job 7396:
// top
module top#(       
    parameter FIFO_DEPTH = 16,
    parameter DATA_WIDTH = 32,
    parameter START_NUMBER = 0    
)(
    input  logic        GCLK,
    input  logic        OTG_RESETN,
    input  logic [DATA_WIDTH-1:0] wdatax,
    input  logic [DATA_WIDTH-1:0] wdatay,
    input  logic        validx,
    input  logic        validy,
    input  logic [DATA_WIDTH-1:0] kx_u,
    input  logic [DATA_WIDTH-1:0] bx_u,
    input  logic [DATA_WIDTH-1:0] kx_c,
    input  logic [DATA_WIDTH-1:0] bx_c,
    input  logic [DATA_WIDTH-1:0] ky_u,
    input  logic [DATA_WIDTH-1:0] by_u,
    input  logic [DATA_WIDTH-1:0] ky_c,
    input  logic [DATA_WIDTH-1:0] by_c,
    output logic        sel_1_0,
    output logic        sel_1_1,
    output logic        sel_2_0,
    output logic        sel_2_1,
    output logic        AS2_r,
    output  logic       wready,
    output logic        JB1,
    output logic        JB2,
    output logic        JB3,
    output logic        JB4,
    output logic        JB7,
    output logic        JB8,
    output logic        JB9,
    output logic        JB10,
    output logic        JA1,
    output logic        JA2,
    output logic        JA3,
    output logic        JA4,
    output logic        JA7,
    output logic        JA8,
    output logic        JA9,
    output logic        JA10,
    output logic        JC1_N,
    output logic        JC1_P,
        input logic        JC2_N,
    output logic        JC2_P,
    output logic        JC3_P
);
Size in the first run: roughly 10000 cells after synthesis, roughly 1300 flip-flops.
clock: 17.0 ns
lec_check: 0
cap_margin: 0
cell_pad_in_sites_detail_placement: 1
cell_pad_in_sites_global_placement: 1
core_aspect_ratio: 0.74
core_margin: 6
core_utilization: 40
place_density_lb_addon: 0.04
slew_margin: 0
run.sh (not shown) runs the stock make flow with config.mk's settings and CLKGATE_MAP_FILE=.
Job 7396 reached the end of the flow, and the finished layout is clean on the timing, design-rule and antenna checks.
#### Input delta (job 2431 over job 7396)
Settings: PLACE_DENSITY_LB_ADDON: 0.04 -> unset; CELL_PAD_IN_SITES_GLOBAL_PLACEMENT: 1 -> unset; SLEW_MARGIN: 0 -> 20; CORE_ASPECT_RATIO: 0.74 -> unset; CORE_UTILIZATION: 40 -> 72; CELL_PAD_IN_SITES_DETAIL_PLACEMENT: 1 -> unset; CORE_MARGIN: 6 -> 2; CAP_MARGIN: 0 -> 5; the clock period (ns, I/O delays scaled along): 17.0 -> 7.53.
## What came out
Job 2431 -> stages 100% | layout checks FAIL | setup timing. Lower post-route worst hold slack was reported by job 7396, not job 2431. The internal cell power number comes out lower for job 7396 vs job 2431. Lower horizontal die dimension among job 7396 and job 2431: job 2431. Looking at layout overhead on the synthesized area, job 2431 sits 2.8 points higher than job 7396 does. Looking at termination of the worst setup path, the mult_code.multiplication_reg[63]$_SDFFE_PN0P_ result is from job 7396; the mult_code.multiplication_reg[54]$_SDFFE_PN0P_ one comes from job 2431. Side by side, setup slack after placement turned out lower in job 2431 than in job 7396. Clock-buffer cell count was higher in job 7396 than in job 2431. When the final numbers for job 7396 and job 2431 were put side by side, the sequential share of layout area turned out to be smaller in job 2431. Of job 7396 and job 2431, the run reporting the higher final cell count was job 7396. Job 2431 has number of buffers inserted by post-CTS setup repair above what job 7396 had.
What job 7153 does differently from job 2431 at the input level:
Settings: CTS_CLUSTER_DIAMETER newly set to 135; SETUP_SLACK_MARGIN newly set to 1.53; the clock period (ns, I/O delays scaled along) changed from 7.53 to 5.29.
Cell resize tally after clock tree synthesis, job 2431 and job 7153, lower one = job 2431. Between job 2431 and job 7153, cell total after placement is lower for job 2431, job 7153 comes in above that. Job 2431 has a lower utilization than job 7153. STATUS run=job 7153 STAGES=ALL_DONE FINAL_CHECKS=FAILED CAUSE=setup timing. Looking at final cell count, job 7153 sits above job 2431. Summary of the comparison: clock network power share is lower in job 7153, relative to job 2431. The instance area at placement in job 7153 was higher than what job 2431 gave. Job 7153 vs job 2431, worst min-delay path category: input pin to async pin vs register to register. Looking at global-route usage, job 7153 sits 2.2 points above job 2431. Count of cell instances traversed by the critical path, job 2431 and job 7153: higher on job 2431. Job 2431 vs job 7153, launching element of the worst setup path: mult_code.value_og_reg[11]$_SDFFE_PN0P_ vs mult_code.value_og_reg[17]$_SDFFE_PN0P_. Job 7153 vs job 2431: peak clock frequency supported by timing up slightly. Run comparison: job 7153 worst setup path endpoint mult_code.multiplication_reg[58]$_SDFFE_PN0P_; job 2431 worst setup path endpoint mult_code.multiplication_reg[54]$_SDFFE_PN0P_.
--- input diff job 7153..job 7358 ---
Settings: CTS_CLUSTER_DIAMETER: 135 -> unset; CAP_MARGIN: 5 -> 20; SETUP_SLACK_MARGIN: 1.53 -> unset; CORE_UTILIZATION: 72 -> 40; PLACE_DENSITY: unset -> 0.6; the clock period (ns, I/O delays scaled along): 5.29 -> 12.8.
- Comparing job 7358 and job 7153, worst hold slack across all endpoints is lower on job 7153.
- Job 7358 vs job 7153 on clock latency on the worst-skew pair: job 7358 is the higher one.
- Relative to job 7153, the fraction of area in registers of job 7358 is higher by 1.6 points.
- Lower worst-margin pin slew among job 7358 and job 7153: job 7358
- On total routed wirelength: job 7358 sits below job 7153.
- Compared to job 7153, job 7358 shows a wider setup margin.
- What job 7153 reported for final routed wire length divided by cell count has to be multiplied by 0.858 to get the figure for job 7358.
- Looking at area of combinational cells with multiple inputs, job 7358 sits about 3.7% lower than job 7153 does.
- Job 7358 was carried through to the last stage, and its layout satisfied the timing, design-rule and antenna checks.
- The count of non-CTS buffers in the layout in job 7358 is 0.38 times that in job 7153.
Power is estimated from default activity; no workload was simulated.
